==> flow/design.v (excerpt) <==
module rrc_filter #(
	parameter WIDTH = 9
)(
	input logic clk,
	input logic rst,
	input logic signed [WIDTH-1:0] filter_in,
	output logic signed [WIDTH-1:0] filter_out
);
Size: ~2200 cells after synthesis, about 290 flip-flops, roughly 20 I/O pins.
clock: 6.39 ns
lec_check: 0
cap_margin: 20
cell_pad_in_sites_detail_placement: 0
cell_pad_in_sites_global_placement: 2
core_aspect_ratio: 1.04
core_margin: 8
core_utilization: 40
gpl_routability_driven: 0
max_routing_layer: met4
place_density: 0.42
setup_slack_margin: 1.72
slew_margin: 20
tns_end_percent: 50
run.sh (not shown) runs the stock make flow with config.mk's settings and CLKGATE_MAP_FILE=.
The first run ran to the end with violations: setup timing.
Rerun with:
- CELL_PAD_IN_SITES_DETAIL_PLACEMENT: 0 -> default
- CELL_PAD_IN_SITES_GLOBAL_PLACEMENT: 2 -> default
- CORE_ASPECT_RATIO: 1.04 -> default
- CORE_MARGIN: 8 -> 2
- CORE_UTILIZATION: 40 -> 65
- GPL_ROUTABILITY_DRIVEN: 0 -> default
- MAX_ROUTING_LAYER: met4 -> default
- PLACE_DENSITY: 0.42 -> default
- SETUP_SLACK_MARGIN: 1.72 -> default
- TNS_END_PERCENT: 50 -> default
- clock period: 6.39 -> 5.65 ns (I/O delays scaled with it)
The new run produced a layout that fails on setup timing.
Register-to-register slack gets worse by 0.92 ns.
Final area drops by 2.3%.
Die area is lower by about 43%.
Global-route usage went up by 14 points.

---

Starting RTL as in the previous note.
clock: 16.8 ns
lec_check: 0
abc_area: 1
cap_margin: 20
cell_pad_in_sites_detail_placement: 2
cell_pad_in_sites_global_placement: 1
core_aspect_ratio: 1.04
core_margin: 9
core_utilization: 30
cts_cluster_diameter: 273
gpl_routability_driven: 0
hold_slack_margin: -0.01
max_routing_layer: met4
min_routing_layer: met1
place_density: 0.42
setup_slack_margin: 0.89
slew_margin: 20
tns_end_percent: 65
The starting point completed with no timing, DRC or antenna violations.
Then changed:
ABC_AREA = unset   (was 1)
CELL_PAD_IN_SITES_GLOBAL_PLACEMENT = 2   (was 1)
CORE_MARGIN = 8   (was 9)
CTS_CLUSTER_DIAMETER = unset   (was 273)
HOLD_SLACK_MARGIN = unset   (was -0.01)
MIN_ROUTING_LAYER = unset   (was met1)
SETUP_SLACK_MARGIN = 1.72   (was 0.89)
TNS_END_PERCENT = 50   (was 65)
clock period = 10.4 ns   (was 16.8 ns; I/O delays follow)
Outcome:
- design area is higher by about 4%
- setup slack got worse by 5.7 ns
- global-route usage rises by 0.55 points
Then changed:
CELL_PAD_IN_SITES_DETAIL_PLACEMENT = unset   (was 2)
CELL_PAD_IN_SITES_GLOBAL_PLACEMENT = unset   (was 2)
CORE_ASPECT_RATIO = unset   (was 1.04)
CORE_MARGIN = 2   (was 8)
CORE_UTILIZATION = 40   (was 30)
GPL_ROUTABILITY_DRIVEN = unset   (was 0)
MAX_ROUTING_LAYER = unset   (was met4)
PLACE_DENSITY = unset   (was 0.42)
SETUP_SLACK_MARGIN = unset   (was 1.72)
TNS_END_PERCENT = unset   (was 50)
clock period = 11.6 ns   (was 10.4 ns; I/O delays follow)
Effect: The changed run completed without violations; cell area went down by 6.5%; count of clock-buffer cells in the layout went down by 12; fmax went down by 10%.
Then changed:
CORE_UTILIZATION = 72   (was 40)
What happened: The new run ran to the end with no violations. Cell area decreases slightly. Non-clock buffer count decreases by 2. Synthesized area does not change. Die size decreases by well over a third. Global-route usage increases by 15 points. Via count increases by a few percent. Routed wire length increases by a few percent.

---

== exp/nickel ==
Starting RTL as in the previous note.
==> flow/design.v (excerpt) <==
module rrc_filter #(
	parameter WIDTH = 9
)(
	input logic clk,
	input logic rst,
	input logic signed [WIDTH-1:0] filter_in,
	output logic signed [WIDTH-1:0] filter_out
);
	logic signed [WIDTH-1:0] shift_reg_out [0:31];
	logic signed [2*WIDTH-1:0] mul_sum [0:32];
	logic signed [23:0] acc_sum;
	integer i;
	always @(posedge clk or posedge rst) begin
		if(rst) begin
			for(i = 0; i < 32; i=i+1) begin
				shift_reg_out[i] <= 9'b0;
			end
		end
		else begin
			shift_reg_out[0] <= filter_in;
			for(i = 0; i < 31; i=i+1) begin
				shift_reg_out[i+1] <= shift_reg_out[i];
			end
		end
	end
	multiplier_9b #(.WIDTH(9)) MUL0(.mul_in(filter_in), .coefficient(9'd0), .mul_out(mul_sum[0]));
	multiplier_9b #(.WIDTH(9)) MUL1(.mul_in(shift_reg_out[0]), .coefficient(-9'd1), .mul_out(mul_sum[1]));
	multiplier_9b #(.WIDTH(9)) MUL2(.mul_in(shift_reg_out[1]), .coefficient(9'd1),.mul_out(mul_sum[2]));
	multiplier_9b #(.WIDTH(9)) MUL3(.mul_in(shift_reg_out[2]), .coefficient(9'd0),.mul_out(mul_sum[3]));
	multiplier_9b #(.WIDTH(9)) MUL4(.mul_in(shift_reg_out[3]), .coefficient(-9'd1),.mul_out(mul_sum[4]));
	multiplier_9b #(.WIDTH(9)) MUL5(.mul_in(shift_reg_out[4]), .coefficient(9'd2),.mul_out(mul_sum[5]));
	multiplier_9b #(.WIDTH(9)) MUL6(.mul_in(shift_reg_out[5]), .coefficient(9'd0),.mul_out(mul_sum[6]));
	multiplier_9b #(.WIDTH(9)) MUL7(.mul_in(shift_reg_out[6]), .coefficient(-9'd2),.mul_out(mul_sum[7]));
	multiplier_9b #(.WIDTH(9)) MUL8(.mul_in(shift_reg_out[7]), .coefficient(9'd2),.mul_out(mul_sum[8]));
	multiplier_9b #(.WIDTH(9)) MUL9(.mul_in(shift_reg_out[8]), .coefficient(9'd0),.mul_out(mul_sum[9]));
	multiplier_9b #(.WIDTH(9)) MUL10(.mul_in(shift_reg_out[9]), .coefficient(-9'd6),.mul_out(mul_sum[10]));
	multiplier_9b #(.WIDTH(9)) MUL11(.mul_in(shift_reg_out[10]), .coefficient(9'd8),.mul_out(mul_sum[11]));
	multiplier_9b #(.WIDTH(9)) MUL12(.mul_in(shift_reg_out[11]), .coefficient(9'd10),.mul_out(mul_sum[12]));
  ...
Settings: LEC_CHECK=0, ABC_AREA=1, CAP_MARGIN=20, CORE_MARGIN=2, CORE_UTILIZATION=72, CTS_CLUSTER_DIAMETER=205, CTS_CLUSTER_SIZE=25, HOLD_SLACK_MARGIN=0.28, PLACE_DENSITY_LB_ADDON=0.05, SETUP_SLACK_MARGIN=1.75, SLEW_MARGIN=20; clock period 5.92 ns.
exp/nickel finished all stages; layout check result: FAIL, due to setup timing.
The following lists how exp/maple was set up differently from exp/nickel:
- changing CORE_UTILIZATION from 72 to 38
- removing SETUP_SLACK_MARGIN (formerly 1.75)
- removing CTS_CLUSTER_SIZE (formerly 25)
- removing ABC_AREA (formerly 1)
- removing HOLD_SLACK_MARGIN (formerly 0.28)
- removing PLACE_DENSITY_LB_ADDON (formerly 0.05)
- removing CTS_CLUSTER_DIAMETER (formerly 205)
- changing the clock period (ns, I/O delays scaled along) from 5.92 to 10.2
==> comparison <==
- Looking at number of global-route vias before repair, exp/maple sits below exp/nickel.
- exp/nickel ended up with more cell instances than exp/maple did.
- The flow did not stop early for exp/maple: all stages ran, and the layout cleared the timing, DRC and antenna checks.
- filter_out[2] as the worst setup path endpoint was reported by exp/nickel, and filter_out[7] by exp/maple.
## Diff of input files: exp/zinc against exp/maple
- SETUP_SLACK_MARGIN newly set to 1.65
- CORE_UTILIZATION changed from 38 to 72
- PLACE_DENSITY_LB_ADDON newly set to 0.16
- CTS_CLUSTER_SIZE newly set to 100
- ABC_AREA newly set to 1
- the clock period (ns, I/O delays scaled along) changed from 10.2 to 5.86
## What came out
Completing all stages was not enough for exp/zinc: its layout failed the final checks because of setup timing.
Minimum setup slack in the final design ends up higher on exp/maple.
On clock buffer instance count of the final layout: between exp/zinc and exp/maple, it ends up higher for exp/maple.
[diff] minimum clock period, exp/zinc relative to exp/maple: regression
Relative to exp/maple, the post-route standard cell area excluding fillers measured on exp/zinc has increased by a little under 10%.
Compared exp/zinc vs exp/maple, and total routed wirelength is up in exp/zinc.
Compared to exp/maple, exp/zinc has number of antenna violations at the first check in global routing 2 higher.
When exp/zinc is set beside exp/maple, its clock network area share turns out to be 0.75 points smaller.
Comparing fill cell instance count of the final layout for exp/zinc and exp/maple, the bigger number came from exp/maple.
Non-clock buffer count (exp/zinc vs. exp/maple) increases by more than 100%
